==> run C <==
Design DotProduct, start of the top module:
module DotProduct(  
  input         clock,  
  input  [7:0]  io_a_0,
  input  [7:0]  io_a_1,
  input  [7:0]  io_a_2,
  input  [7:0]  io_a_3,
  input  [7:0]  io_a_4,
  input  [7:0]  io_a_5,
  input  [7:0]  io_a_6,
  input  [7:0]  io_a_7,
  input  [7:0]  io_a_8,
  input  [7:0]  io_a_9,
  input  [7:0]  io_a_10,
  input  [7:0]  io_a_11,
  input  [7:0]  io_a_12,
  input  [7:0]  io_a_13,
  input  [7:0]  io_a_14,
  input  [7:0]  io_a_15,
  input  [7:0]  io_b_0,  
  input  [7:0]  io_b_1,  
  input  [7:0]  io_b_2,  
  input  [7:0]  io_b_3,  
  input  [7:0]  io_b_4,  
  input  [7:0]  io_b_5,  
  input  [7:0]  io_b_6,  
  input  [7:0]  io_b_7,  
  input  [7:0]  io_b_8,  
  input  [7:0]  io_b_9,  
  input  [7:0]  io_b_10,  
  input  [7:0]  io_b_11,  
  input  [7:0]  io_b_12,  
  input  [7:0]  io_b_13,  
  input  [7:0]  io_b_14,  
  input  [7:0]  io_b_15,  
  output [20:0] io_y  
);
Settings: LEC_CHECK=0, ABC_AREA=1, CAP_MARGIN=5, CORE_MARGIN=5, CORE_UTILIZATION=15, GPL_TIMING_DRIVEN=1, PLACE_DENSITY=0.53, SLEW_MARGIN=40, TNS_END_PERCENT=20; clock period 6.59 ns.
run.sh (not shown) runs the stock make flow with config.mk's settings and CLKGATE_MAP_FILE=.
==> run R (differences from run C) <==
- ABC_AREA: 1 -> default
- CAP_MARGIN: 5 -> 20
- CORE_MARGIN: 5 -> 2
- CORE_UTILIZATION: 15 -> 71
- GPL_TIMING_DRIVEN: 1 -> default
- PLACE_DENSITY: 0.53 -> default
- SETUP_SLACK_MARGIN: default -> -0.24
- SLEW_MARGIN: 40 -> 20
- TNS_END_PERCENT: 20 -> default
==> flow/constraint.sdc (replaced) <==
create_clock -name core_clock -period 3.21 [get_ports {clock}]
set_input_delay 0.6420 -clock core_clock [delete_from_list [all_inputs] [get_ports {clock}]]
set_output_delay 0.6420 -clock core_clock [all_outputs]
set_load 0.01 [all_outputs]
==> run P (differences from run C) <==
- CORE_MARGIN: 5 -> 2
- CORE_UTILIZATION: 15 -> 72
- CTS_CLUSTER_DIAMETER: default -> 253
- HOLD_SLACK_MARGIN: default -> 0.29
- MAX_ROUTING_LAYER: default -> met4
- PLACE_DENSITY: 0.53 -> 0.65
- TNS_END_PERCENT: 20 -> default
==> flow/constraint.sdc (replaced) <==
create_clock -name core_clock -period 3.77 [get_ports {clock}]
set_input_delay 0.7540 -clock core_clock [delete_from_list [all_inputs] [get_ports {clock}]]
set_output_delay 0.7540 -clock core_clock [all_outputs]
set_load 0.01 [all_outputs]
==> run K (differences from run C) <==
- ABC_AREA: 1 -> default
- CAP_MARGIN: 5 -> 30
- CORE_MARGIN: 5 -> 2
- CORE_UTILIZATION: 15 -> 72
- CTS_CLUSTER_DIAMETER: default -> 101
- MAX_ROUTING_LAYER: default -> met4
- PLACE_DENSITY: 0.53 -> 0.4
- TNS_END_PERCENT: 20 -> default
==> flow/constraint.sdc (replaced) <==
create_clock -name core_clock -period 3.77 [get_ports {clock}]
set_input_delay 0.7540 -clock core_clock [delete_from_list [all_inputs] [get_ports {clock}]]
set_output_delay 0.7540 -clock core_clock [all_outputs]
set_load 0.01 [all_outputs]
==> run notes <==
The layout was made with Yosys and OpenROAD.

The report lists the violated layout checks as negative setup slack. Once the clock tree was built, the resizer swapped 672 gates to a different size. The via count is about 56,000. Once the floorplan was initialized, standard cells occupied just over 70% of the core. The switching component of the power is a little under 40 mW. For this run, global-route usage on met1 was measured as 44.5%.

The critical path is of the reg -> reg type. From the final report, the count of setup violators was given as around 110. The flow ran to the end, but the layout failed its checks. The main area contributors are sky130_fd_sc_hd__fa_1 (27%), sky130_fd_sc_hd__dfxtp_1 (23%), sky130_fd_sc_hd__ha_1 (13%). The critical path capture point is a_0_6.rA[14].

The post-route worst setup slack is -667 ps. The power report shows net switching accounting for about 46% of the total. The adder and majority gate portion of the synthesized area is approximately two fifths.

Setup repair after global routing could not meet its margin everywhere. After clock tree synthesis, the setup repair step added 95 buffers.
[end of results for run K]
==> run notes <==
Physical implementation

The main area contributors are sky130_fd_sc_hd__fa_1 (25%), sky130_fd_sc_hd__dfxtp_1 (21%), sky130_fd_sc_hd__inv_1 (14%). Detailed placement finished with a half-perimeter wire length of around 150 mm. The share of the core area taken by cells at floorplan is about 73%. The global routing usage on met1 is slightly below 70%. After Yosys synthesis, full adders, half adders and majority gates account for between 30 and 40% of the synthesized area.

The stage where the flow stopped is global routing (5_1_grt). The residual overflow from global routing is between 300 and 400. Gates resized during post-CTS repair numbered between 600 and 700. The die is between 300 and 400 um tall. The number of buffers inserted to repair setup after CTS is 37. Synthesis handed over a netlist of 9,707 instances. The first error in the log reads "[ERROR GRT-0232] Routing congestion too high. Check the congestion heatmap in the GUI". The flow did not finish.
[end of results for run P]
==> run notes <==
The layout was made with Yosys and OpenROAD.

The post-route worst setup slack is 1820 ps. The adder and majority gate portion of the synthesized area is between 30 and 40%. Before placement the cells fill roughly 15% of the core. Setup repair after global routing left no endpoint under its margin. The critical path capture point is io_y[14]. The synthesis report lists the most area-consuming cells as sky130_fd_sc_hd__fa_1 (25%), sky130_fd_sc_hd__dfxtp_1 (21%), sky130_fd_sc_hd__inv_1 (14%). The count of final setup violators is 0. The flow ran to the end and the layout has no timing, DRC or antenna violations.
[end of results for run C]
==> run notes <==
The layout was made with Yosys and OpenROAD.

Summing all multi-input logic gate instances after layout gives about 50,000 um2. The violated checks flagged are negative setup slack. The final route contains roughly 54,000 vias. Per the run report, area growth between synthesis and finish was 27.0%.

The main area contributors are sky130_fd_sc_hd__fa_1 (27%), sky130_fd_sc_hd__dfxtp_1 (23%), sky130_fd_sc_hd__ha_1 (13%). Per the OpenROAD power report, switching power amounts to 43.6 mW. The flow ran to the end, but the layout failed its checks. After Yosys synthesis, AND-OR and OR-AND compound gates account for under 10% of the synthesized area. The count of final setup violators is 183. For this configuration, the core starts out at a cell density of slightly above 70%. The report lists the cells along the critical path as buf_4 > and2_1 > fa_1 > fa_1 > fa_1 > inv_1 > fa_1 > inv_1 > ha_1 > o21ai_0 > nand2b_1 > o31a_1 > a311oi_2 > a21oi_2 > xnor2_1.

The internal portion of total power is roughly 53 mW. After layout, the worst setup slack is -1180 ps.
[end of results for run R]

==> inputs of build 86 <==
Starting RTL as in the previous note.
## DotProduct
module DotProduct(  
  input         clock,  
  input  [7:0]  io_a_0,
  input  [7:0]  io_a_1,
  input  [7:0]  io_a_2,
  input  [7:0]  io_a_3,
  input  [7:0]  io_a_4,
  input  [7:0]  io_a_5,
  input  [7:0]  io_a_6,
  input  [7:0]  io_a_7,
  input  [7:0]  io_a_8,
  input  [7:0]  io_a_9,
  input  [7:0]  io_a_10,
  input  [7:0]  io_a_11,
  input  [7:0]  io_a_12,
  input  [7:0]  io_a_13,
  input  [7:0]  io_a_14,
  input  [7:0]  io_a_15,
  input  [7:0]  io_b_0,  
  input  [7:0]  io_b_1,  
  input  [7:0]  io_b_2,  
  input  [7:0]  io_b_3,  
  input  [7:0]  io_b_4,  
  input  [7:0]  io_b_5,  
  input  [7:0]  io_b_6,  
  input  [7:0]  io_b_7,  
  input  [7:0]  io_b_8,  
  input  [7:0]  io_b_9,  
  input  [7:0]  io_b_10,  
  input  [7:0]  io_b_11,  
  input  [7:0]  io_b_12,  
  input  [7:0]  io_b_13,  
  input  [7:0]  io_b_14,  
  input  [7:0]  io_b_15,  
  output [20:0] io_y  
);
make LEC_CHECK=0 ABC_AREA=1 CAP_MARGIN=15 CORE_MARGIN=2 CORE_UTILIZATION=72 CTS_CLUSTER_DIAMETER=397 CTS_CLUSTER_SIZE=100 SETUP_SLACK_MARGIN=0.49 SLEW_MARGIN=20 TNS_END_PERCENT=5 finish   # period 2.47 ns
==> trial 52 (differences from build 86) <==
- ABC_AREA: 1 -> unset
- CTS_CLUSTER_DIAMETER: 397 -> unset
- CTS_CLUSTER_SIZE: 100 -> unset
- SETUP_SLACK_MARGIN: 0.49 -> unset
- TNS_END_PERCENT: 5 -> unset
==> flow/constraint.sdc (replaced) <==
create_clock -name core_clock -period 2.75 [get_ports {clock}]
set_input_delay 0.5500 -clock core_clock [delete_from_list [all_inputs] [get_ports {clock}]]
set_output_delay 0.5500 -clock core_clock [all_outputs]
set_load 0.01 [all_outputs]
==> qor summary <==
AO/OA Area Share: trial 52 8.13%; build 86 4.70%
Die width: trial 52 308 um; build 86 323 um
Result of the run: trial 52 did not finish; build 86 did not finish
Failing step: trial 52 global routing (5_1_grt); build 86 global routing (5_1_grt)
Die boundary height: trial 52 308 um; build 86 323 um
Yosys Chip Area: trial 52 66,300 um^2; build 86 73,100 um^2
Detailed placer's ending HPWL: trial 52 126,000 um; build 86 154,000 um
Standard-cell rows: trial 52 111; build 86 116
Post-CTS Repair Setup Buffers: trial 52 127; build 86 15
Overall chip area: trial 52 94,600 um^2; build 86 104,000 um^2
Area fraction in full adders, half adders and majority gates: trial 52 40.5%; build 86 36.8%
Standard cell core area: trial 52 91,500 um^2; build 86 100,000 um^2
Placer's final routability congestion estimate: trial 52 0.917; build 86 0.962
Cell count after synthesis: trial 52 6,888; build 86 9,707
Number of gates given a new drive strength after cts: trial 52 890; build 86 699

==> wip/quartz <==
DotProduct again, from the RTL that the note above started with.
Settings: LEC_CHECK=0, ABC_AREA=0, CAP_MARGIN=30, CORE_ASPECT_RATIO=1.05, CORE_MARGIN=5, CORE_UTILIZATION=60, CTS_CLUSTER_SIZE=16, GPL_TIMING_DRIVEN=0, MAX_ROUTING_LAYER=met4, MIN_ROUTING_LAYER=met2, PLACE_DENSITY=0.76, SLEW_MARGIN=40, TNS_END_PERCENT=40; clock period 5.0 ns.
==> wip/amber: changes against wip/quartz <==
- ABC_AREA: 0 -> not set
- CAP_MARGIN: 30 -> 5
- CORE_ASPECT_RATIO: 1.05 -> not set
- CORE_UTILIZATION: 60 -> 15
- CTS_CLUSTER_SIZE: 16 -> not set
- GPL_TIMING_DRIVEN: 0 -> 1
- MAX_ROUTING_LAYER: met4 -> not set
- MIN_ROUTING_LAYER: met2 -> not set
- PLACE_DENSITY: 0.76 -> 0.53
- TNS_END_PERCENT: 40 -> not set
==> flow/constraint.sdc (replaced) <==
create_clock -name core_clock -period 6.59 [get_ports {clock}]
set_input_delay 1.3180 -clock core_clock [delete_from_list [all_inputs] [get_ports {clock}]]
set_output_delay 1.3180 -clock core_clock [all_outputs]
set_load 0.01 [all_outputs]
==> flow_summary.json <==
{
  "clk-power_mw": 6.07,
  "cts_resized": 0,
  "min_period_over_period_pct": 88.40,
  "place_worst_setup_slack_ns": 1.587,
  "status": "finished clean",
  "power_density_mw_per_mm2": 487.7,
  "seq_area_mm2": 0.01517,
  "power_frac_seq_pct": 19.7
}
-- figures above: wip/amber

==> flow_summary.json <==
{
  "status": "finished clean",
  "place_worst_setup_slack_ns": 0.1828,
  "seq_area_mm2": 0.01518,
  "power_density_mw_per_mm2": 673.4,
  "cts_resized": 1,
  "clk-power_mw": 7.04
}
-- figures above: wip/quartz


==> v30 <==
DotProduct again, from the RTL that the note above started with.
Settings: LEC_CHECK=0, ABC_AREA=1, CAP_MARGIN=5, CORE_MARGIN=5, CORE_UTILIZATION=15, CTS_CLUSTER_SIZE=70, GPL_TIMING_DRIVEN=1, HOLD_SLACK_MARGIN=0.08, MIN_ROUTING_LAYER=met1, PLACE_DENSITY=0.58, SETUP_SLACK_MARGIN=0.05, SLEW_MARGIN=40, TNS_END_PERCENT=20; clock period 8.51 ns.
==> v25 (differences from v30) <==
==> flow/config.mk (replaced) <==
export PLATFORM = sky130hd
export DESIGN_NAME = DotProduct
export DESIGN_NICKNAME = DotProduct
export VERILOG_FILES = /design/flow/design.v
export SDC_FILE = /design/flow/constraint.sdc
export NUM_CORES = 4
export LEC_CHECK = 0
export CAP_MARGIN = 20
export CORE_MARGIN = 2
export CORE_UTILIZATION = 40
export SETUP_SLACK_MARGIN = -0.27
export SLEW_MARGIN = 20
==> flow/constraint.sdc (replaced) <==
create_clock -name core_clock -period 4.77 [get_ports {clock}]
set_input_delay 0.9540 -clock core_clock [delete_from_list [all_inputs] [get_ports {clock}]]
set_output_delay 0.9540 -clock core_clock [all_outputs]
set_load 0.01 [all_outputs]
==> v32 (differences from v30) <==
==> flow/config.mk (replaced) <==
export PLATFORM = sky130hd
export DESIGN_NAME = DotProduct
export DESIGN_NICKNAME = DotProduct
export VERILOG_FILES = /design/flow/design.v
export SDC_FILE = /design/flow/constraint.sdc
export NUM_CORES = 4
export LEC_CHECK = 0
export CAP_MARGIN = 30
export CORE_ASPECT_RATIO = 1.05
export CORE_MARGIN = 10
export CORE_UTILIZATION = 40
export GPL_TIMING_DRIVEN = 0
export MIN_ROUTING_LAYER = met1
export SLEW_MARGIN = 40
export TNS_END_PERCENT = 95
==> flow/constraint.sdc (replaced) <==
create_clock -name core_clock -period 5.0 [get_ports {clock}]
set_input_delay 1.0000 -clock core_clock [delete_from_list [all_inputs] [get_ports {clock}]]
set_output_delay 1.0000 -clock core_clock [all_outputs]
set_load 0.01 [all_outputs]
==> v8 (differences from v30) <==
==> flow/config.mk (replaced) <==
export PLATFORM = sky130hd
export DESIGN_NAME = DotProduct
export DESIGN_NICKNAME = DotProduct
export VERILOG_FILES = /design/flow/design.v
export SDC_FILE = /design/flow/constraint.sdc
export NUM_CORES = 4
export LEC_CHECK = 0
export CAP_MARGIN = 30
export CORE_MARGIN = 2
export CORE_UTILIZATION = 72
export MAX_ROUTING_LAYER = met4
export SLEW_MARGIN = 20
==> flow/constraint.sdc (replaced) <==
create_clock -name core_clock -period 3.79 [get_ports {clock}]
set_input_delay 0.7580 -clock core_clock [delete_from_list [all_inputs] [get_ports {clock}]]
set_output_delay 0.7580 -clock core_clock [all_outputs]
set_load 0.01 [all_outputs]
==> qor summary <==
                                                                                         v8             v32                         v25             v30
Proportion of netlist area held by the largest area contributor                       27.0%           27.0%                       27.0%           24.5%
Path length in cells of the critical path                                                14              10                          11              13
Final worst setup slack                                                           -0.525 ns        0.238 ns                   -0.235 ns         3.60 ns
Sequential fraction of design power                                                   16.1%           20.3%                       20.0%           18.5%
# rows                                                                                  111             153                         149             256
Internal power contribution                                                         44.6 mW         27.2 mW                     28.7 mW         15.5 mW
Net count after synthesis                                                              8755            8755                        8755           11600
MI comb area                                                                      49700 um2       45700 um2                   45700 um2       47000 um2
Layout Cells excl Fill                                                                 9262            9496                        9539           16400
Highest metal used                                                                     met4            met4                        met5            met5
OpenROAD warning count                                                                   31              26                          27              26
Worst flop-to-flop path endpoint                                               a_0_0.rA[13]    a_0_0.rA[15]                a_0_3.rA[14]    a_0_3.rB[14]
Total Power Consumption                                                             81.7 mW         48.8 mW                     51.6 mW         31.8 mW
Sequential logic power                                                              13.1 mW         9.90 mW                     10.3 mW         5.90 mW
Number of diodes                                                                          8               4                           3               9
Tapcell Cnt                                                                            1186            2170                        2189            6450
Area fraction in full adders, half adders and majority gates                          40.5%           40.5%                       40.5%           36.8%
Outcome                                                          complete, but fails checks  finished clean  complete, but fails checks  finished clean
Layout check failures                                                          setup timing               -                setup timing               -
Actual transition at the worst max-transition pin                                  0.668 ns        0.785 ns                    0.686 ns        0.906 ns
Depth of the worst register-to-register path                                             14              15                          16              13
Die footprint                                                                     94600 um2      182000 um2                  169000 um2      501000 um2
# setup viols final                                                                     105               0                           1               0
# Cells Yosys                                                                          6888            6888                        6888            9707
Core region area                                                                  91500 um2      165000 um2                  165000 um2      486000 um2
Combinational group power                                                           59.5 mW         32.0 mW                     33.9 mW         21.5 mW
Power and IR drop assume default switching activity.
